run A:
// Cfu
module Cfu (
  input               cmd_valid,
  output              cmd_ready,
  input      [9:0]    cmd_payload_function_id,
  input      [31:0]   cmd_payload_inputs_0,
  input      [31:0]   cmd_payload_inputs_1,
  output reg          rsp_valid,
  input               rsp_ready,
  output reg [31:0]   rsp_payload_outputs_0,
  input               reset,
  input               clk
);
For scale: about 1,800 cells after synthesis, roughly 98 flip-flops, about 110 I/O pins, roughly 16,000 um2 of cells after synthesis.
make LEC_CHECK=0 CAP_MARGIN=35 CELL_PAD_IN_SITES_GLOBAL_PLACEMENT=1 CORE_MARGIN=6 CORE_UTILIZATION=40 CTS_CLUSTER_DIAMETER=285 CTS_CLUSTER_SIZE=73 GPL_ROUTABILITY_DRIVEN=0 GPL_TIMING_DRIVEN=0 MAX_ROUTING_LAYER=met4 SETUP_SLACK_MARGIN=3.81 SLEW_MARGIN=20 finish   # period 13.5 ns
run.sh (not shown) runs the stock make flow with config.mk's settings and CLKGATE_MAP_FILE=.
Run A reached the end of the flow, and the finished layout is clean on the timing, DRC and antenna checks.
Input-level comparison between run B and run A:
==> flow/config.mk <==
export PLATFORM = sky130hd
export DESIGN_NAME = Cfu
export DESIGN_NICKNAME = Cfu
export VERILOG_FILES = /design/flow/design.v
export SDC_FILE = /design/flow/constraint.sdc
export NUM_CORES = 4
export LEC_CHECK = 0
export CAP_MARGIN = 20
export CORE_MARGIN = 2
export CORE_UTILIZATION = 40
export CTS_CLUSTER_DIAMETER = 396
export PLACE_DENSITY_LB_ADDON = 0.06
export SETUP_SLACK_MARGIN = -0.98
export SLEW_MARGIN = 20
- In the metrics for run B and run A, the one carrying the higher maximum frequency is run A.
- Post-route cell area: run B and run A compared, lower one is run B
- In the tables for run B and run A, non-clock buffer count reads higher with run B.
- Sort run B and run A by portion of the layout cell area used by non-clock buffers, descending, and run B comes first.
- Run A: done, clean on timing, DRC and antenna
- Run B: all stages done; final checks FAILED (negative setup slack).
- On final-layout clock-cell area share, run B and run A are neck and neck.
- A destination of the critical timing path of rsp_payload_outputs_0[26] is what run A shows, while rsp_payload_outputs_0[28] belongs to run B.
[inputs] run C vs run B
--- a/flow/config.mk
+++ b/flow/config.mk
@@ -8,7 +8,8 @@
 export CAP_MARGIN = 20
 export CORE_MARGIN = 2
-export CORE_UTILIZATION = 40
-export CTS_CLUSTER_DIAMETER = 396
-export PLACE_DENSITY_LB_ADDON = 0.06
-export SETUP_SLACK_MARGIN = -0.98
+export CORE_UTILIZATION = 72
+export CTS_CLUSTER_SIZE = 72
+export HOLD_SLACK_MARGIN = -0.09
+export PLACE_DENSITY_LB_ADDON = 0.24
 export SLEW_MARGIN = 20
+export TNS_END_PERCENT = 5
Notes after the runs:
Diff run B..run C | netlist area before placement | unchanged
Run C -> run B: compound-cell area share of the yosys netlist delta 0, exact match
Between run C and run B, the number of cells after detailed placement is higher for run B.
Synthesis-stage register bit count came out exactly the same in run C and run B.
Between run C and run B, the worst-case setup slack after placement is higher for run C.
Die size: run C < run B
The floorplan die height number comes out higher for run B vs run C.
Stage in which a tool error killed run C: global routing.
Placed cell area, run C vs run B: down by a few percent
Run B and run C ended up with roughly the same area fraction in and, or, nand and nor cells.
On run C: die outline width is 25% lower than what run B gave.
Diff run C and run B: number of gates resized after CTS lower in run B
> inputs changed (run C -> run D)
--- a/flow/config.mk
+++ b/flow/config.mk
@@ -8,8 +8,6 @@
 export CAP_MARGIN = 20
 export CORE_MARGIN = 2
-export CORE_UTILIZATION = 72
-export CTS_CLUSTER_SIZE = 72
-export HOLD_SLACK_MARGIN = -0.09
-export PLACE_DENSITY_LB_ADDON = 0.24
-export SLEW_MARGIN = 20
-export TNS_END_PERCENT = 5
+export CORE_UTILIZATION = 40
+export HOLD_SLACK_MARGIN = 0.28
+export SETUP_SLACK_MARGIN = -0.9
+export SLEW_MARGIN = 0
--- outcome ---
From the logs: run D reached the end of the flow and failed the layout checks with negative setup slack. Going from run C to run D, XOR/XNOR share of the synthesized area barely changed, detailed-placement wirelength estimate dropped about 2.3%, height of the die climbed 51 um, initial standard-cell utilization of the core dropped 33 points, post-placement cell count climbed about 11%. Comparing run C against run D, there is no change at all in total clock sinks. Total die size for run D: about 80% up relative to run C. Post-placement setup slack: run D higher than run C. Run C → run D: number of distinct library cells after synthesis flat; placement row count up 19; post-cts hold-fix buffer tally flat.
